==> flow/design.v <==
module seq_mult(d, done, clk, a, b, go, reset);
  parameter n=32, log2n=5;
  output [2*n-1:0] d;
  output reg done;
	input clk;
	input [n-1:0] a, b;
	input go, reset;
	reg c;
	reg [n-1:0] p, q, m;
	reg [log2n:0]count;
	reg [n:0] sum;
	reg [log2n:0] count_n;
	always @(posedge clk, posedge reset)
		if(reset == 1) begin
			done <= 0;
		end
    else if(reset == 0) begin
			if(go) begin
				c <= 0;
        p <= 0;
				q <= a;
				m <= b;
				done <= 0;
				count <= n;
      end
			else if (!done) begin
				if (q[0] == 0) begin
					sum = 0 + p; 
				end
				else begin
					sum = m + p; 
				end
				{c,p,q} <= {sum,q} >> 1;
				count_n = count - 1;
				count <= count_n;
				if (count_n == 0) begin
					done <= 1;
				end
			end
		end
	assign d = {p,q};
endmodule
Settings: LEC_CHECK=0, CAP_MARGIN=20, CORE_ASPECT_RATIO=1.95, CORE_MARGIN=2, CORE_UTILIZATION=40, CTS_CLUSTER_DIAMETER=377, CTS_CLUSTER_SIZE=99, SLEW_MARGIN=20, TNS_END_PERCENT=5; clock period 3.3 ns.
run.sh (not shown) runs the stock make flow with config.mk's settings and CLKGATE_MAP_FILE=.
Next try:
CORE_ASPECT_RATIO = unset   (was 1.95)
CORE_UTILIZATION = 56   (was 40)
CTS_CLUSTER_DIAMETER = 356   (was 377)
CTS_CLUSTER_SIZE = 98   (was 99)
PLACE_DENSITY = 0.6   (was unset)
- The new run produced a clean layout
- final cell count came out lower by 6.6%
- maximum frequency came out higher by about 4%
- power came out lower by about 6%
- register-to-register slack gets better by 120 ps
- clock power came out lower by 21%
- core utilization came out higher by 20 points
- die area came out lower by 28%
- worst setup slack gets better by 120 ps
Next try:
CORE_ASPECT_RATIO = 0.5   (was unset)
CORE_UTILIZATION = 57   (was 56)
CTS_CLUSTER_DIAMETER = 377   (was 356)
CTS_CLUSTER_SIZE = 99   (was 98)
PLACE_DENSITY = unset   (was 0.6)
Worst setup slack got worse by 84 ps.
Cell count rose by 0.52%.
Combinational power stays flat.
Critical path depth stays the same.
Sequential power hardly moves.
Hold slack improves by 24 ps.
Wire length climbs by 0.60%.
Cell area is higher by 1.2%.
Global-route usage goes down by 1.4 points.
Die area went down by 1.2%.
Next try:
CORE_UTILIZATION = 44   (was 57)
CTS_CLUSTER_DIAMETER = 356   (was 377)
CTS_CLUSTER_SIZE = 98   (was 99)
PLACE_DENSITY = 0.6   (was unset)
SETUP_SLACK_MARGIN = 0.93   (was unset)
Effect: Hold slack improves by 5.8 ps; design area rose by about 3.6%; synthesized cell count stays the same; setup slack improves by 360 ps.
Next try:
CORE_UTILIZATION = 56   (was 44)
PLACE_DENSITY = 0.93   (was 0.6)
SETUP_SLACK_MARGIN = unset   (was 0.93)
=> The changed run produced a clean layout; cell count drops by 5.1%; sequential power hardly moves; global-route usage climbs by 4.9 points; count of clock-buffer cells in the layout climbs by 1; synthesized cell count is unchanged; utilization climbs by 13 points; clock power drops by about 7%; final area drops by 3.8%; routed wire length drops by 3.4%; die size drops by 21%; clock skew climbs by 4.3 ps.
Next try:
CORE_ASPECT_RATIO = unset   (was 0.5)
CORE_UTILIZATION = 40   (was 56)
CTS_CLUSTER_DIAMETER = 235   (was 356)
CTS_CLUSTER_SIZE = unset   (was 98)
PLACE_DENSITY = unset   (was 0.93)
SETUP_SLACK_MARGIN = -0.01   (was unset)
SLEW_MARGIN = 35   (was 20)
TNS_END_PERCENT = unset   (was 5)
=>
- The changed run finished with timing, DRC and antenna clean
- setup slack gets better by 90 ps
- total power hardly moves
- die area increases by 38%
- global-route usage decreases by 7.3 points
- wire length increases by 0.99%
- clock power hardly moves
- cell count increases by 5.7%
- design area increases by 0.71%
- via count decreases by 3.9%
- maximum frequency increases by 3.1%
- clock-buffer cell count is unchanged

Starts from the design.v that is shown in full above.
clock: 3.3 ns
lec_check: 0
cap_margin: 20
core_aspect_ratio: 0.5
core_margin: 2
core_utilization: 56
cts_cluster_diameter: 356
cts_cluster_size: 98
place_density: 0.6
slew_margin: 20
tns_end_percent: 5
Rerun with:
- CORE_ASPECT_RATIO: 0.5 -> default
- CORE_UTILIZATION: 56 -> 40
- CTS_CLUSTER_DIAMETER: 356 -> default
- CTS_CLUSTER_SIZE: 98 -> default
- TNS_END_PERCENT: 5 -> default
Outcome: Synthesized cell count stays the same. Worst setup slack improves by 0.074 ns. Hold slack gets worse by 0.020 ns.
Rerun with:
- ABC_AREA: default -> 1
- PLACE_DENSITY: 0.6 -> default
- PLACE_DENSITY_LB_ADDON: default -> 0.15
Result: Count of clock-buffer cells in the layout grows by 1; hold slack gets worse by 0.013 ns; first-iteration DRC count rose by about 6%; power increases by about 3.6%; synthesized area grows by about 12%; final cell count climbs by 50%; sequential share of layout area is lower by 3.5 points; final area increases by 9.6%; via count increases by 26%; synthesized cell count is higher by 76%.
Rerun with:
- ABC_AREA: 1 -> 0
- CELL_PAD_IN_SITES_DETAIL_PLACEMENT: default -> 1
- CELL_PAD_IN_SITES_GLOBAL_PLACEMENT: default -> 0
- CTS_CLUSTER_DIAMETER: default -> 160
- CTS_CLUSTER_SIZE: default -> 80
- PLACE_DENSITY_LB_ADDON: 0.15 -> default
- SETUP_SLACK_MARGIN: default -> -0.01
- TNS_END_PERCENT: default -> 20
The new run ran to the end with no violations.
Synthesized cell count fell by 43%.
Clock-buffer cell count came out lower by 1.
Global-route usage rose by 0.94 points.
First-iteration DRC count fell by 9.1%.
Total power goes down by 3.1%.
Synthesized area went down by about 11%.
Die size is lower by 10%.
Routed wire length is lower by about 6%.

Starts from the design.v that is shown in full above.
Settings: LEC_CHECK=0, CAP_MARGIN=20, CORE_ASPECT_RATIO=0.5, CORE_MARGIN=2, CORE_UTILIZATION=54, CTS_CLUSTER_DIAMETER=377, CTS_CLUSTER_SIZE=99, SLEW_MARGIN=20, TNS_END_PERCENT=5; clock period 3.3 ns.
Change:
Settings changed: ABC_AREA set to 1, CORE_ASPECT_RATIO 0.5 to unset, CORE_UTILIZATION 54 to 40, CTS_CLUSTER_DIAMETER 377 to unset, CTS_CLUSTER_SIZE 99 to 89, GPL_ROUTABILITY_DRIVEN set to 0, PLACE_DENSITY_LB_ADDON set to 0.15, SETUP_SLACK_MARGIN set to 0.1, TNS_END_PERCENT 5 to unset.
Design area rose by 10%.
Combinational power climbs by about 10%.
First-iteration DRC count rises by 20%.
Wire length increases by 20%.
Hold slack is worse by 0.034 ns.
Clock power went up by about 7%.
Via count grows by 25%.
Power is higher by 4.5%.
Critical path depth grows by 3.
Sequential share of layout area shrinks by 3.8 points.
Change:
Settings changed: CELL_PAD_IN_SITES_GLOBAL_PLACEMENT set to 3, CORE_UTILIZATION 40 to 68, CTS_CLUSTER_DIAMETER set to 262.
What happened: The new run ended with an error in global placement without I/O (3_1_place_gp_skip_io) on FLW-0024; die area came out lower by 40%; area after synthesis does not change; synthesized cell count is unchanged.
Change:
Settings changed: MIN_ROUTING_LAYER set to met2, PLACE_DENSITY_LB_ADDON 0.15 to 0.22, TNS_END_PERCENT set to 20.
Effect: The new run never finished: it broke off in global placement without I/O (3_1_place_gp_skip_io). Synthesized area stays the same. Die size stays the same. Synthesized cell count stays the same.
Change:
Settings changed: ABC_AREA 1 to unset, CELL_PAD_IN_SITES_GLOBAL_PLACEMENT 3 to unset, CORE_MARGIN 2 to 10, CORE_UTILIZATION 68 to 56, CTS_CLUSTER_DIAMETER 262 to 356, CTS_CLUSTER_SIZE 89 to 98, GPL_ROUTABILITY_DRIVEN 0 to unset, PLACE_DENSITY set to 0.6, PLACE_DENSITY_LB_ADDON 0.22 to unset, SETUP_SLACK_MARGIN 0.1 to unset, TNS_END_PERCENT 20 to 5.
What happened: The changed run produced a clean layout; die area is higher by 43%; synthesized area is lower by 11%; synthesized cell count is lower by about 43%.

RTL: the design.v shown in full above, as it stands there.
export LEC_CHECK = 0
export CAP_MARGIN = 20
export CORE_MARGIN = 2
export CORE_UTILIZATION = 72
export CTS_CLUSTER_SIZE = 24
export PLACE_DENSITY_LB_ADDON = 0.04
export SETUP_SLACK_MARGIN = 0.69
export SLEW_MARGIN = 20
create_clock -name core_clock -period 2.3 [get_ports {clk}]
The first run never finished: it broke off in 3_3_place_gp.
Then changed:
Settings changed: CORE_UTILIZATION 72 to 45, CTS_CLUSTER_SIZE 24 to not set, PLACE_DENSITY set to 0.6, PLACE_DENSITY_LB_ADDON 0.04 to not set, SETUP_SLACK_MARGIN 0.69 to not set.
Clock period 2.3 ns to 1.89 ns, I/O delays scaled along.
Effect: This time the run reached the layout checks and failed them: setup timing. Synthesized cell count does not change. Synthesized area stays the same. Die size grows by 57%.

RTL: the design.v shown in full above, as it stands there.
Settings: LEC_CHECK=0, CAP_MARGIN=20, CORE_MARGIN=2, CORE_UTILIZATION=40, PLACE_DENSITY=0.6, SLEW_MARGIN=20; clock period 2.19 ns.
The first run finished but fails on setup timing.
Rerun with:
CORE_UTILIZATION = 70   (was 40)
CTS_CLUSTER_SIZE = 24   (was unset)
PLACE_DENSITY = unset   (was 0.6)
clock period = 2.3 ns   (was 2.19 ns; I/O delays follow)
Result: Now the flow failed in detailed placement (3_5_place_dp). Synthesized area is unchanged. Die size fell by 42%. Synthesized cell count is unchanged.

Starts from the design.v that is shown in full above.
Settings: LEC_CHECK=0, CAP_MARGIN=20, CELL_PAD_IN_SITES_GLOBAL_PLACEMENT=2, CORE_ASPECT_RATIO=0.5, CORE_MARGIN=2, CORE_UTILIZATION=45, CTS_CLUSTER_DIAMETER=377, CTS_CLUSTER_SIZE=99, PLACE_DENSITY=0.86, SLEW_MARGIN=20, TNS_END_PERCENT=5; clock period 3.3 ns.
Rerun with:
Settings changed: CELL_PAD_IN_SITES_GLOBAL_PLACEMENT 2 to unset, CORE_ASPECT_RATIO 0.5 to unset, CORE_UTILIZATION 45 to 40, CTS_CLUSTER_DIAMETER 377 to 235, CTS_CLUSTER_SIZE 99 to 80, PLACE_DENSITY 0.86 to unset, SETUP_SLACK_MARGIN set to -0.01, TNS_END_PERCENT 5 to 20.
Clock skew drops by 0.0049 ns.
Utilization drops by 7.5 points.
Clock-buffer cell count climbs by 1.
Power drops by 1.9%.
Worst setup slack is better by 0.12 ns.
First-iteration DRC count drops by 9.6%.
Via count drops by 0.41%.
Rerun with:
Settings changed: ABC_AREA set to 1, CELL_PAD_IN_SITES_GLOBAL_PLACEMENT set to 1, PLACE_DENSITY_LB_ADDON set to 0.14.
What happened: The changed run ran to the end with no violations. Total power rises by roughly a tenth. Worst setup slack gets better by 0.45 ns. Non-clock buffer count drops by 2. Utilization is about the same.
Rerun with:
Settings changed: ABC_AREA 1 to unset, CELL_PAD_IN_SITES_GLOBAL_PLACEMENT 1 to unset, CORE_ASPECT_RATIO set to 0.5, CTS_CLUSTER_DIAMETER 235 to 377, CTS_CLUSTER_SIZE 80 to 98, PLACE_DENSITY_LB_ADDON 0.14 to unset, SETUP_SLACK_MARGIN -0.01 to unset, TNS_END_PERCENT 20 to unset.
After rerunning: Via count fell by about a fifth; routed wire length fell by about a fifth; critical path depth fell by 1; cell count fell by a quarter to a third.

== v49 ==
// seq_mult: RTL as listed in full above, without the edits since
clock: 2.41 ns
lec_check: 0
cap_margin: 20
core_margin: 2
core_utilization: 66
cts_cluster_diameter: 36
setup_slack_margin: -0.24
slew_margin: 20
As the logs show, v49 stopped at clock tree synthesis (4_1_cts) after a tool error, so it never reached the end of the flow.
#### Input delta (v3 over v49)
# v49
export LEC_CHECK = 0
export CAP_MARGIN = 20
export CORE_MARGIN = 2
export CORE_UTILIZATION = 66
export CTS_CLUSTER_DIAMETER = 36
export SETUP_SLACK_MARGIN = -0.24
export SLEW_MARGIN = 20
create_clock -name core_clock -period 2.41 [get_ports {clk}]
# v3
export LEC_CHECK = 0
export CAP_MARGIN = 20
export CORE_MARGIN = 2
export CORE_UTILIZATION = 53
export SETUP_SLACK_MARGIN = 0.44
export SLEW_MARGIN = 20
create_clock -name core_clock -period 2.23 [get_ports {clk}]
==> comparison <==
v49 is listed as incomplete: the tool reported an error in clock tree synthesis (4_1_cts) and the run ended there. v3 -> stages 100% | layout checks FAIL | setup timing. Diff v49..v3 | synthesis area per yosys | negligible. Diff v49 -> v3: die area rose 23%; number of top-level pins roughly the same. Reported for v49 and v3, count of input and output buffers turned out identical to the last digit. Sort v49 and v3 by worst slack at placement asc -> top: v3.
Modified inputs, v2 compared to v3
# v3
export LEC_CHECK = 0
export CAP_MARGIN = 20
export CORE_MARGIN = 2
export CORE_UTILIZATION = 53
export SETUP_SLACK_MARGIN = 0.44
export SLEW_MARGIN = 20
create_clock -name core_clock -period 2.23 [get_ports {clk}]
# v2
export LEC_CHECK = 0
export ABC_AREA = 1
export CAP_MARGIN = 10
export CORE_MARGIN = 2
export CORE_UTILIZATION = 66
export GPL_TIMING_DRIVEN = 1
export MAX_ROUTING_LAYER = met5
export MIN_ROUTING_LAYER = met1
export PLACE_DENSITY = 0.62
export SETUP_SLACK_MARGIN = -0.06
export SLEW_MARGIN = 25
export TNS_END_PERCENT = 95
create_clock -name core_clock -period 2.23 [get_ports {clk}]
==> comparison <==
- The layout from v2, despite a flow that completed every stage, fails the layout checks, with the failing checks listed as setup timing.
- Number of iterations in the first detailed-routing pass: v2 > v3
- Power consumed by the clock network went up by more than 10% going from v3 to v2.
- Comparing v2 and v3, tap cell count is higher on v3.
- v2 — internal power about 6% lower, v3 as reference
- v2 — synthesized cell count 76% higher, v3 as reference
- v2 against v3: minimum clock period lost 0.34 ns, XOR/XNOR share of the synthesized area decreased 0.30 points.
Setup changes, v2 to v15
# v2
export LEC_CHECK = 0
export ABC_AREA = 1
export CAP_MARGIN = 10
export CORE_MARGIN = 2
export CORE_UTILIZATION = 66
export GPL_TIMING_DRIVEN = 1
export MAX_ROUTING_LAYER = met5
export MIN_ROUTING_LAYER = met1
export PLACE_DENSITY = 0.62
export SETUP_SLACK_MARGIN = -0.06
export SLEW_MARGIN = 25
export TNS_END_PERCENT = 95
create_clock -name core_clock -period 2.23 [get_ports {clk}]
# v15
export LEC_CHECK = 0
export CAP_MARGIN = 20
export CORE_MARGIN = 2
export CORE_UTILIZATION = 59
export SLEW_MARGIN = 20
create_clock -name core_clock -period 1.65 [get_ports {clk}]
[summary]
v15: it failed with a tool error in global routing (5_1_grt), so there are no final results.
Delta (v15 minus v2): flip-flop and latch count after synthesis stayed essentially flat; placed standard-cell area climbed 5.3%.
Between v2 and v15, the overall die width does not differ in any meaningful way.
Measured against each other, v2 and v15 differ in fraction of the yosys area taken by sequential cells, the higher figure coming from v15.
Higher synthesized area among v2 and v15: v2
v15 vs. v2: fraction of synthesized cell area in xor and xnor cells climbed 0.30 points, pre-CTS setup slack dropped 1.04 ns.
### v15 -> v12
# v15
export LEC_CHECK = 0
export CAP_MARGIN = 20
export CORE_MARGIN = 2
export CORE_UTILIZATION = 59
export SLEW_MARGIN = 20
create_clock -name core_clock -period 1.65 [get_ports {clk}]
# v12
export LEC_CHECK = 0
export CAP_MARGIN = 20
export CORE_MARGIN = 2
export CORE_UTILIZATION = 68
export CTS_CLUSTER_SIZE = 37
export SETUP_SLACK_MARGIN = -0.16
export SLEW_MARGIN = 20
create_clock -name core_clock -period 2.64 [get_ports {clk}]
v12 terminated abnormally: global routing (5_1_grt) reported GRT-0232. Compared to v15, v12 was floorplanned on a smaller die. Against v15, v12 reports a placement row count that is lower. The number of instances resized during post-cts repair in v12 was lower than what v15 gave. Summary — number of cells in the design after placement, v12 relative to v15: lower, by about 15%. Status: number of buffers between clock root and the deepest sink parity (v12, v15).
### v12 -> v6
# v12
export LEC_CHECK = 0
export CAP_MARGIN = 20
export CORE_MARGIN = 2
export CORE_UTILIZATION = 68
export CTS_CLUSTER_SIZE = 37
export SETUP_SLACK_MARGIN = -0.16
export SLEW_MARGIN = 20
create_clock -name core_clock -period 2.64 [get_ports {clk}]
# v6
export LEC_CHECK = 0
export CAP_MARGIN = 20
export CORE_MARGIN = 2
export CORE_UTILIZATION = 58
export CTS_CLUSTER_SIZE = 97
export PLACE_DENSITY = 0.6
export SLEW_MARGIN = 20
create_clock -name core_clock -period 2.62 [get_ports {clk}]
Tool error GRT-0232 stopped v12 during global routing (5_1_grt); no final results. The flow completed for v6, but it is not clean: the layout still shows setup timing. Looking at area of the die, v6 sits 1500 sq um above v12. v12 → v6: total placed instance area up about 1%, total core area grew by about 18%. Re number of H-tree levels: no difference whatsoever between v6 and v12. The half-perimeter wire length after placement of v6 is lower than that of v12. v6: core utilization at floorplan 11 points below v12. Reported for v6 and v12, yosys stat chip area turned out identical to the last digit.
Power and IR drop assume default switching activity.
